Setup of build 46:
Design datapath, start of the top module:
module datapath(output [6:0] display, days, output [3:0] segment, output am, pm, dblink, Sound, Vcc_out, input Next, Up, SetTime, SetAlarm, Snooze, Stop, Mute, Clr, Clk_sys);
Size: roughly 220 flip-flops, roughly 32 I/O pins, roughly 14,000 µm² of cells after synthesis.
Settings: LEC_CHECK=0, ABC_AREA=1, CAP_MARGIN=40, CORE_MARGIN=2, CORE_UTILIZATION=68, CTS_CLUSTER_SIZE=42, MAX_ROUTING_LAYER=met4, PLACE_DENSITY=0.6, SLEW_MARGIN=20, TNS_END_PERCENT=5; clock period 8.24 ns.
run.sh (not shown) runs the stock make flow with config.mk's settings and CLKGATE_MAP_FILE=.
Setup changes, build 46 to build 78
Settings: ABC_AREA no longer set, was 1; TNS_END_PERCENT no longer set, was 5; MAX_ROUTING_LAYER no longer set, was met4; CTS_CLUSTER_SIZE no longer set, was 42; CAP_MARGIN now 20, was 40; PLACE_DENSITY no longer set, was 0.6; CORE_UTILIZATION now 40, was 68; the clock period (ns, I/O delays scaled along) now 5.19, was 8.24.
Results
Build 78 vs. build 46: total detailed-routing wirelength went down by about 8%.
Changes observed in build 78 relative to build 46: core region area now sits higher; post-route cell area moved down.
Per the comparison of build 78 with build 46, internal power contribution now larger, average wire per cell in the routed design now larger.
Relative to build 46, chip area has gone up in build 78.
Area of the mapped netlist on build 78 is ahead of build 46.
Edits applied to the flow inputs when going from build 78 to build 75:
Settings: an added SETUP_SLACK_MARGIN of 2.18; a change of the clock period (ns, I/O delays scaled along) from 5.19 to 8.42.
Findings:
Build 75 finished all stages; the layout is clean. The sequential share of layout area in build 75 was higher than what build 78 gave. Build 78 consumes more power than build 75. Of build 75 and build 78, the run reporting the lower total stage count of the critical path was build 78. Compare build 75 and build 78 | layout-stage area growth over the synthesis result lower: build 75. Build 75 vs build 78: non-clock buffer count down in build 75. Looking at worst relative slew slack, build 75 sits 1.5 points higher than build 78 does.
The inputs of build 21 differ from those of build 75 as listed below.
Settings: HOLD_SLACK_MARGIN now 0.24, previously not set; SETUP_SLACK_MARGIN no longer set, was 2.18; CAP_MARGIN now 5, was 20; the clock period (ns, I/O delays scaled along) now 20.0, was 8.42.
### Flow results
Comparing placed wire-length estimate for build 21 and build 75, the smaller number came from build 21. Going from build 75 to build 21, overall power after layout down 2.3 mW, fraction of power consumed by combinational cells comparable, fraction of power consumed by sequential logic has remained practically unchanged, clock network fraction of design power now sits higher, global-route track usage on met3 has increased. Summary of build 21 over build 75: cell area power density shrank by about 60%, total wire length held steady. Build 75 leaves less setup margin than build 21.
Setup changes, build 21 to build 38
Settings: CORE_UTILIZATION changed from 40 to 72; HOLD_SLACK_MARGIN removed (was 0.24); ABC_AREA newly set to 1; CAP_MARGIN changed from 5 to 20; the clock period (ns, I/O delays scaled along) changed from 20.0 to 4.68.
Findings:
Build 38 — total power consumption of the routed design about 370% higher, build 21 as reference
Compared with build 21, in build 38 combinational group power saw an increase; die size went down by about 40%.
Fraction of power consumed by combinational cells ends up lower on build 21.
Total routed wirelength (build 38 / build 21): 1.11
Of the two values seen for path type of the worst min-delay path, reg -> reg was produced by build 21 and in -> async by build 38.
Status: hold slack parity (build 21, build 38)
The lower floorplan-stage core utilization came out of build 21.
Against build 21, yosys stat chip area in build 38 rose by a few percent.
Measured against each other, build 21 and build 38 differ in switching part of the total power, the lower figure coming from build 21.
Compared with build 21, in build 38 pin count of the biggest net entering global routing grew by 26; number of distinct standard cells referenced by the synthesized netlist shrank by 15.

---

## run 1
datapath again, from the RTL that the note above started with.
==> flow/design.v (excerpt) <==
module datapath(output [6:0] display, days, output [3:0] segment, output am, pm, dblink, Sound, Vcc_out, input Next, Up, SetTime, SetAlarm, Snooze, Stop, Mute, Clr, Clk_sys);
Settings: LEC_CHECK=0, CAP_MARGIN=0, CORE_ASPECT_RATIO=0.9, CORE_MARGIN=2, CORE_UTILIZATION=72, CTS_CLUSTER_DIAMETER=396, CTS_CLUSTER_SIZE=19, MAX_ROUTING_LAYER=met4, PLACE_DENSITY_LB_ADDON=0.01, SETUP_SLACK_MARGIN=1.2, SLEW_MARGIN=10; clock period 4.68 ns.
diff inputs: run 1 => run 2
# run 1
export LEC_CHECK = 0
export CAP_MARGIN = 0
export CORE_ASPECT_RATIO = 0.9
export CORE_MARGIN = 2
export CORE_UTILIZATION = 72
export CTS_CLUSTER_DIAMETER = 396
export CTS_CLUSTER_SIZE = 19
export MAX_ROUTING_LAYER = met4
export PLACE_DENSITY_LB_ADDON = 0.01
export SETUP_SLACK_MARGIN = 1.2
export SLEW_MARGIN = 10
create_clock -name core_clock -period 4.68 [get_ports {Clk_sys}]
# run 2
export LEC_CHECK = 0
export CAP_MARGIN = 0
export CORE_MARGIN = 2
export CORE_UTILIZATION = 72
export CTS_CLUSTER_SIZE = 19
export PLACE_DENSITY_LB_ADDON = 0.28
export SETUP_SLACK_MARGIN = 1.13
export SLEW_MARGIN = 20
create_clock -name core_clock -period 4.68 [get_ports {Clk_sys}]
Sort run 1 and run 2 by portion of the layout cell area used by non-clock buffers, ascending, and run 2 comes first.
Compared with run 1, in run 2 chip footprint about even; wire length of the first global-routing pass rose by 4.1%; fmax lower; sequential share of layout area fell 0.73 points; wire length on met3 +230 um.
Compared with run 1, run 2 shows a multi-input gate area in the final layout that is about 0.9% lower.
--- input diff run 2..run 3 ---
# run 2
export LEC_CHECK = 0
export CAP_MARGIN = 0
export CORE_MARGIN = 2
export CORE_UTILIZATION = 72
export CTS_CLUSTER_SIZE = 19
export PLACE_DENSITY_LB_ADDON = 0.28
export SETUP_SLACK_MARGIN = 1.13
export SLEW_MARGIN = 20
create_clock -name core_clock -period 4.68 [get_ports {Clk_sys}]
# run 3
export LEC_CHECK = 0
export CAP_MARGIN = 40
export CORE_MARGIN = 2
export CORE_UTILIZATION = 72
export CTS_CLUSTER_SIZE = 19
export PLACE_DENSITY_LB_ADDON = 0.28
export SETUP_SLACK_MARGIN = 0.55
export SLEW_MARGIN = 20
create_clock -name core_clock -period 4.68 [get_ports {Clk_sys}]
- Each of the runs, namely run 2 and run 3, reached the end of the flow and came out clean.
- Run 3 ended up with ct_module.hour.COUNT[4] as its startpoint of the most critical setup path; run 2 ended up with set_time.hour.COUNT[4].
- Between run 3 and run 2, total power is lower for run 3, run 2 comes in above that.
- In run 3 the non-clock buffer total of the final layout turned out about 10% lower than in run 2.
- Maximum frequency from static timing analysis: run 3 < run 2
- The average detailed-routed wire length per instance of run 3 is higher than that of run 2.
- Number of antenna violations at the first check in global routing: lower on run 2
- Run 3 against run 2: routed wire length essentially unchanged; worst setup slack fell 0.017 ns.
- Run 3 against run 2: final non-filler cell area lower, share of the cycle needed by the critical path after routing now larger, clock period minus worst slack has increased.
- Run 3 packs its core looser than run 2.
Power and IR drop assume default switching activity.
